==> raven <==
## synchro
module synchro(
	input i_clk,
	input i_rst,
	input i_write,
	input[7:0] i_char,
	output o_full,
	output o_check,
	output[14 - 1:0] o_deg
	);
clock: 6.72 ns
lec_check: 0
abc_area: 1
cap_margin: 15
cell_pad_in_sites_detail_placement: 2
core_aspect_ratio: 0.9
core_margin: 3
core_utilization: 59
cts_cluster_size: 77
gpl_timing_driven: 0
hold_slack_margin: -0.06
place_density_lb_addon: 0.22
slew_margin: 20
run.sh (not shown) runs the stock make flow with config.mk's settings and CLKGATE_MAP_FILE=.
==> inputs of zinc, as changes to raven <==
- ABC_AREA: 1 -> not set
- CAP_MARGIN: 15 -> 20
- CELL_PAD_IN_SITES_DETAIL_PLACEMENT: 2 -> not set
- CORE_ASPECT_RATIO: 0.9 -> not set
- CORE_MARGIN: 3 -> 2
- CORE_UTILIZATION: 59 -> 40
- CTS_CLUSTER_SIZE: 77 -> not set
- GPL_TIMING_DRIVEN: 0 -> not set
- HOLD_SLACK_MARGIN: -0.06 -> not set
- PLACE_DENSITY_LB_ADDON: 0.22 -> not set
==> flow/constraint.sdc (replaced) <==
create_clock -name core_clock -period 6.98 [get_ports {i_clk}]
set_input_delay 1.3960 -clock core_clock [delete_from_list [all_inputs] [get_ports {i_clk}]]
set_output_delay 1.3960 -clock core_clock [all_outputs]
set_load 0.01 [all_outputs]
==> inputs of amber, as changes to raven <==
- ABC_AREA: 1 -> 0
- CAP_MARGIN: 15 -> 10
- CELL_PAD_IN_SITES_GLOBAL_PLACEMENT: not set -> 2
- CORE_ASPECT_RATIO: 0.9 -> 1.08
- CORE_MARGIN: 3 -> 2
- CORE_UTILIZATION: 59 -> 37
- CTS_CLUSTER_DIAMETER: not set -> 49
- CTS_CLUSTER_SIZE: 77 -> 91
- GPL_ROUTABILITY_DRIVEN: not set -> 0
- GPL_TIMING_DRIVEN: 0 -> not set
- HOLD_SLACK_MARGIN: -0.06 -> not set
- MAX_ROUTING_LAYER: not set -> met5
- PLACE_DENSITY_LB_ADDON: 0.22 -> not set
- SETUP_SLACK_MARGIN: not set -> 0.24
- SLEW_MARGIN: 20 -> 40
==> flow/constraint.sdc (replaced) <==
create_clock -name core_clock -period 10.0 [get_ports {i_clk}]
set_input_delay 2.0000 -clock core_clock [delete_from_list [all_inputs] [get_ports {i_clk}]]
set_output_delay 2.0000 -clock core_clock [all_outputs]
set_load 0.01 [all_outputs]
==> insert_results.sql <==
-- flow metrics import
INSERT INTO impl_metrics (metric_group, metric, value, unit) VALUES
('yosys', 'netlist_area', '24700', 'µm²'),
('run_status', 'run_status', 'no timing/DRC/antenna violations', ''),
('yosys', 'yosys-stat-cells', '2650', ''),
('yosys', 'yosysUniqueCellTypes', '84', ''),
('yosys', 'synth_simple_gate_area_share', '13.9', '%'),
('yosys', 'post-synth-top-count-cell', 'dfrtp_1', ''),
('yosys', 'top_cells_by_area', 'dfrtp_1 38%, ha_1 7.5%, fa_1 6.3%', ''),
('placed_design', 'gp_congestion', '0.912', ''),
('yosys', 'top_cells_by_count', '370 x dfrtp_1, 324 x nand2_1, 205 x inv_1', '');
the above is filed under zinc

==> insert_results.sql <==
-- generated from flow reports
INSERT INTO impl_metrics (metric_group, metric, value, unit) VALUES
('yosys', 'synth_simple_gate_area_share', '21.3', '%'),
('yosys', 'top_cells_by_area', 'dfrtp_1 36%, nand2_1 13%, ha_1 7.2%', ''),
('run_status', 'toolErrorMsg', '[ERROR DPL-0033] detailed placement checks failed during check placement.', ''),
('run_status', 'run_status', 'aborted with a tool error', ''),
('yosys', 'netlist_area', '25700', 'µm²'),
('run_status', 'haltStage', '3_5_place_dp', ''),
('yosys', 'yosys-stat-cells', '3325', ''),
('yosys', 'synth_largest_type_area_fraction', '36.1', '%'),
('yosys', 'yosysUniqueCellTypes', '56', ''),
('yosys', 'post-synth-top-count-cell', 'nand2_1', ''),
('placed_design', 'gp_congestion', '0.919', '');
the above is filed under raven

==> insert_results.sql <==
-- flow metrics import
INSERT INTO impl_metrics (metric_group, metric, value, unit) VALUES
('run_status', 'run_status', 'no timing/DRC/antenna violations', ''),
('finish', 'filler_cell_count', '6997', ''),
('yosys', 'top_cells_by_area', 'dfrtp_1 38%, ha_1 7.5%, fa_1 6.3%', ''),
('yosys', 'post-synth-top-count-cell', 'dfrtp_1', ''),
('yosys', 'netlist_area', '24700', 'µm²'),
('yosys', 'yosys-stat-cells', '2650', ''),
('yosys', 'synth_simple_gate_area_share', '13.9', '%'),
('yosys', 'top_cells_by_count', '370 x dfrtp_1, 324 x nand2_1, 205 x inv_1', ''),
('placed_design', 'place_inst', '3430', ''),
('worst_hold_path', 'holdPathEnd', 'xbinary2deg.decimal_r[58]', '');
the above is filed under amber

